JK:
==> flow/design.v (excerpt) <==
module component (
    input  wire         clk,
    input  wire         rst,
    input  wire [31:0]  fifo1_data_in,
    input  wire [31:0]  fifo2_data_in,
    input  wire [31:0]  fifo3_data_in,
    input  wire         fifo1_write_en,
    input  wire         fifo2_write_en,
    input  wire         fifo3_write_en,
    input  wire         fifo1_read_en,
    input  wire         fifo2_read_en,
    input  wire         fifo3_read_en,
    output wire [31:0]  result_out,
    output wire         fifo1_empty,
    output wire         fifo2_empty,
    output wire         fifo3_empty,
    output wire         fifo1_full,
    output wire         fifo2_full,
    output wire         fifo3_full
);
Size in the first run: roughly 7100 cells after synthesis, ~1600 flip-flops, about 140 I/O pins, about 87000 um2 of cells after synthesis.
clock: 10.9 ns
lec_check: 0
cap_margin: 20
cell_pad_in_sites_detail_placement: 0
core_margin: 4
core_utilization: 54
gpl_routability_driven: 1
max_routing_layer: met4
min_routing_layer: met1
setup_slack_margin: 0.88
slew_margin: 30
run.sh (not shown) runs the stock make flow with config.mk's settings and CLKGATE_MAP_FILE=.
Nothing crashed in JK and all stages finished; the problem is that the final layout failed, the offending checks being setup timing.
Here is what was changed in the inputs of MS compared with JK.
# JK
export LEC_CHECK = 0
export CAP_MARGIN = 20
export CELL_PAD_IN_SITES_DETAIL_PLACEMENT = 0
export CORE_MARGIN = 4
export CORE_UTILIZATION = 54
export GPL_ROUTABILITY_DRIVEN = 1
export MAX_ROUTING_LAYER = met4
export MIN_ROUTING_LAYER = met1
export SETUP_SLACK_MARGIN = 0.88
export SLEW_MARGIN = 30
create_clock -name core_clock -period 10.9 [get_ports {clk}]
# MS
export LEC_CHECK = 0
export ABC_AREA = 1
export CAP_MARGIN = 20
export CELL_PAD_IN_SITES_DETAIL_PLACEMENT = 0
export CORE_MARGIN = 4
export CORE_UTILIZATION = 72
export CTS_CLUSTER_SIZE = 17
export GPL_ROUTABILITY_DRIVEN = 1
export MAX_ROUTING_LAYER = met4
export MIN_ROUTING_LAYER = met1
export PLACE_DENSITY_LB_ADDON = 0.02
export SETUP_SLACK_MARGIN = 0.88
export SLEW_MARGIN = 30
create_clock -name core_clock -period 15.0 [get_ports {clk}]
## What came out
Both conditions hold for MS: the flow ran to the end and the final layout passed the timing, DRC and antenna checks.
JK ended up with multiplexers as its largest family of logic cells by area; MS ended up with simple AND/OR/NAND/NOR gates.
Looking at count of nets after finishing, MS sits 2765 above JK.
For the setup total negative slack, MS came in 10420 ps higher than JK did.
Total number of tap cells in MS vs JK: down 534
Going from JK to MS, wire length after detailed routing went up by 3.1%; sequential share of layout area increased 3.0 points.
In the reports for JK and MS, the smaller detailed-routing iteration count for the pre-antenna-repair pass belongs to JK.
Weighted congestion reported at the end of routability-driven placement, MS vs JK: up by a few percent

========
Starting RTL as in the previous note.
export LEC_CHECK = 0
export ABC_AREA = 0
export CAP_MARGIN = 20
export CELL_PAD_IN_SITES_DETAIL_PLACEMENT = 1
export CELL_PAD_IN_SITES_GLOBAL_PLACEMENT = 3
export CORE_ASPECT_RATIO = 0.52
export CORE_MARGIN = 4
export CORE_UTILIZATION = 43
export CTS_CLUSTER_DIAMETER = 28
export GPL_ROUTABILITY_DRIVEN = 1
export GPL_TIMING_DRIVEN = 1
export MAX_ROUTING_LAYER = met4
export MIN_ROUTING_LAYER = met1
export PLACE_DENSITY = 0.94
export SETUP_SLACK_MARGIN = 0.88
export SLEW_MARGIN = 30
export TNS_END_PERCENT = 45
create_clock -name core_clock -period 17.8 [get_ports {clk}]
Change:
ABC_AREA = unset   (was 0)
CELL_PAD_IN_SITES_DETAIL_PLACEMENT = unset   (was 1)
CELL_PAD_IN_SITES_GLOBAL_PLACEMENT = unset   (was 3)
CORE_ASPECT_RATIO = unset   (was 0.52)
CORE_MARGIN = 2   (was 4)
CORE_UTILIZATION = 45   (was 43)
CTS_CLUSTER_DIAMETER = unset   (was 28)
GPL_ROUTABILITY_DRIVEN = unset   (was 1)
GPL_TIMING_DRIVEN = unset   (was 1)
MAX_ROUTING_LAYER = unset   (was met4)
MIN_ROUTING_LAYER = unset   (was met1)
PLACE_DENSITY = 0.6   (was 0.94)
SETUP_SLACK_MARGIN = unset   (was 0.88)
SLEW_MARGIN = 20   (was 30)
TNS_END_PERCENT = unset   (was 45)
clock period = 10.1 ns   (was 17.8 ns; I/O delays follow)
Outcome:
- The new run completed, yet does not pass: negative setup slack
- area after synthesis is unchanged
- flip-flop count stays the same
- final area is higher by 1.5%
- register-to-register slack is worse by 7.7 ns
- via count is lower by 2.7%
- non-clock buffer count rises by 609
- cell count rose by 2.1%
- global-route usage fell by 2.4 points
- first-iteration DRC count decreases by 25%
Change:
clock period = 12.8 ns   (was 10.1 ns; I/O delays follow)
Outcome: The new run went through all stages and came out clean; final cell count decreases by 3.9%; hold slack is worse by 0.0042 ns; register-to-register slack is better by 2.8 ns; die size is unchanged.

========
run 1:
The RTL this note starts from:
==> flow/design.v <==
module fifo #(
    parameter DEPTH = 32,          
    parameter DATA_WIDTH = 8,      
    parameter PTR_SIZE = 5
) (
    input  wire                   clk,
    input  wire                   rst,
    input  wire                   wr_en,
    input  wire                   re_en,
    input  wire [DATA_WIDTH-1:0]  data_in,
    output wire [DATA_WIDTH-1:0]  data_out,
    output wire                   empty,
    output wire                   full
);
    reg [DATA_WIDTH-1:0] memory [0:DEPTH-1];
    reg [PTR_SIZE-1:0] wr_ptr;
    reg [PTR_SIZE-1:0] rd_ptr;
    reg empty_reg;
    reg full_reg;
    integer i;
    wire wr_fire = wr_en && !full_reg;
    wire rd_fire = re_en && !empty_reg;
    wire [PTR_SIZE-1:0] used = wr_ptr - rd_ptr;
    always @ (posedge clk or posedge rst) begin
        if (rst)
            wr_ptr <= 0;
        else if (wr_fire)
            wr_ptr <= wr_ptr + 1;
    end
    always @ (posedge clk or posedge rst) begin
        if (rst)
            empty_reg <= 1;
        else if (wr_fire && !rd_fire)
            empty_reg <= 0;
        else if (rd_fire && !wr_fire && (used == 1))
            empty_reg <= 1;
    end
    always @ (posedge clk or posedge rst) begin
        if (rst)
            full_reg <= 0;
        else if (wr_fire && !rd_fire && (used == DEPTH - 1))
            full_reg <= 1;
        else if (rd_fire && !wr_fire)
            full_reg <= 0;
    end
    always @ (posedge clk or posedge rst) begin
        if (rst)
            rd_ptr <= 0;
        else if (rd_fire)
            rd_ptr <= rd_ptr + 1;
    end
    always @ (posedge clk or posedge rst) begin
        if (rst) begin
            for (i = 0; i < DEPTH; i = i + 1)
                memory[i] <= {DATA_WIDTH{1'b0}};
        end else if (wr_fire)
            memory[wr_ptr[$clog2(DEPTH)-1:0]] <= data_in;
    end
    assign data_out = (empty_reg) ? {DATA_WIDTH{1'bx}} : memory[rd_ptr[$clog2(DEPTH)-1:0]];
    assign empty = empty_reg;
    assign full  = full_reg;
endmodule
module multiplier #(
    parameter DATA_WIDTH    = 8,                   
    parameter PRODUCT_WIDTH = DATA_WIDTH * 2
) (
    input  wire [DATA_WIDTH-1:0] in1,         
    input  wire [DATA_WIDTH-1:0] in2,          
    output wire [PRODUCT_WIDTH-1:0] product 
);
    assign product = in1 * in2;
endmodule
module adder #(
    parameter DATA_WIDTH = 8,              
    parameter SUM_WIDTH  = DATA_WIDTH + 1   
)(
    input  wire [DATA_WIDTH-1:0] in1,        
    input  wire [DATA_WIDTH-1:0] in2,        
    output wire [SUM_WIDTH-1:0] sum          
);
    assign sum = in1 + in2;
endmodule
module component (
    input  wire         clk,
    input  wire         rst,
    input  wire [31:0]  fifo1_data_in,
    input  wire [31:0]  fifo2_data_in,
    input  wire [31:0]  fifo3_data_in,
    input  wire         fifo1_write_en,
    input  wire         fifo2_write_en,
    input  wire         fifo3_write_en,
    input  wire         fifo1_read_en,
    input  wire         fifo2_read_en,
    input  wire         fifo3_read_en,
    output wire [31:0]  result_out,
    output wire         fifo1_empty,
    output wire         fifo2_empty,
    output wire         fifo3_empty,
    output wire         fifo1_full,
    output wire         fifo2_full,
    output wire         fifo3_full
);
    wire [31:0] fifo1_data_out;
    wire [31:0] fifo2_data_out;
    wire [31:0] fifo3_data_out;
    wire [31:0] mult_result;
    fifo #(
        .DEPTH(16),
        .DATA_WIDTH(32),
        .PTR_SIZE(5)
    ) fifo1_inst (
        .clk(clk),
        .rst(rst),
        .wr_en(fifo1_write_en),
        .re_en(fifo1_read_en),
        .data_in(fifo1_data_in),
        .data_out(fifo1_data_out),
        .empty(fifo1_empty),
        .full(fifo1_full)
    );
    fifo #(
        .DEPTH(16),
        .DATA_WIDTH(32),
        .PTR_SIZE(5)
    ) fifo2_inst (
        .clk(clk),
        .rst(rst),
        .wr_en(fifo2_write_en),
        .re_en(fifo2_read_en),
        .data_in(fifo2_data_in),
        .data_out(fifo2_data_out),
        .empty(fifo2_empty),
        .full(fifo2_full)
    );
    fifo #(
        .DEPTH(16),
        .DATA_WIDTH(32),
        .PTR_SIZE(5)
    ) fifo3_inst (
        .clk(clk),
        .rst(rst),
        .wr_en(fifo3_write_en),
        .re_en(fifo3_read_en),
        .data_in(fifo3_data_in),
        .data_out(fifo3_data_out),
        .empty(fifo3_empty),
        .full(fifo3_full)
    );
    multiplier #(
        .DATA_WIDTH(32),
        .PRODUCT_WIDTH(32)
    ) mult_inst (
        .in1(fifo1_data_out),
        .in2(fifo2_data_out),
        .product(mult_result)
    );
    adder #(
        .DATA_WIDTH(32),
        .SUM_WIDTH(32)
    ) adder_inst (
        .in1(mult_result),
        .in2(fifo3_data_out),
        .sum(result_out)
    );
endmodule
Settings: LEC_CHECK=0, ABC_AREA=1, CAP_MARGIN=10, CELL_PAD_IN_SITES_DETAIL_PLACEMENT=0, CORE_MARGIN=4, CORE_UTILIZATION=72, CTS_CLUSTER_DIAMETER=371, CTS_CLUSTER_SIZE=17, GPL_ROUTABILITY_DRIVEN=1, MAX_ROUTING_LAYER=met4, MIN_ROUTING_LAYER=met1, PLACE_DENSITY_LB_ADDON=0.02, SETUP_SLACK_MARGIN=-1.05, SLEW_MARGIN=30; clock period 15.0 ns.
To summarise run 1: no stage aborted, but the layout did not pass its checks, failing on negative setup slack.
Changes in run 2 relative to run 1:
- removing CTS_CLUSTER_DIAMETER (formerly 371)
- setting PLACE_DENSITY to 0.6 for the first time
- removing ABC_AREA (formerly 1)
- changing CORE_MARGIN from 4 to 2
- removing MAX_ROUTING_LAYER (formerly met4)
- removing CTS_CLUSTER_SIZE (formerly 17)
- removing GPL_ROUTABILITY_DRIVEN (formerly 1)
- changing SLEW_MARGIN from 30 to 20
- removing PLACE_DENSITY_LB_ADDON (formerly 0.02)
- changing CORE_UTILIZATION from 72 to 25
- removing CELL_PAD_IN_SITES_DETAIL_PLACEMENT (formerly 0)
- removing MIN_ROUTING_LAYER (formerly met1)
- changing CAP_MARGIN from 10 to 20
- removing SETUP_SLACK_MARGIN (formerly -1.05)
- changing the clock period (ns, I/O delays scaled along) from 15.0 to 12.8
==> comparison <==
Run 2 ended with every stage complete and zero timing, DRC or antenna violations.
The final reports for run 2 and run 1 show area added between synthesis and finish higher in the former.
Run 1 reports its critical path launch point as fifo2_inst.rd_ptr[0]$_DFFE_PP0P_ while run 2 reports fifo2_inst.rd_ptr[1]$_DFFE_PP0P_.
Number of fillers in the final layout, run 1 and run 2, higher one = run 2.
Run 1 and run 2 ended up with nearly the same area after synthesis.
Run 2 vs run 1 — first-iteration DRC count dropped by more than a quarter
Against run 1, run 2 comes in 11% higher on design area.
Run 2 vs. run 1: buffer share of cell area moved up; register-to-register slack moved down; worst path buffer plus inverter count moved down.
The following lists how run 3 was set up differently from run 2:
- setting CTS_CLUSTER_SIZE to 60 for the first time
- changing CORE_UTILIZATION from 25 to 60
- changing the clock period (ns, I/O delays scaled along) from 12.8 to 8.79
Every stage of run 3 finished as expected; the final checks, on the other hand, flagged negative setup slack, which means the layout fails. The standard cells in run 3 occupy more silicon area than those in run 2 do. Compared with run 2, run 3 shows die outline width that has gone down by more than a quarter. [run 3 vs run 2] met2 routing resource usage after global routing: higher in run 3.
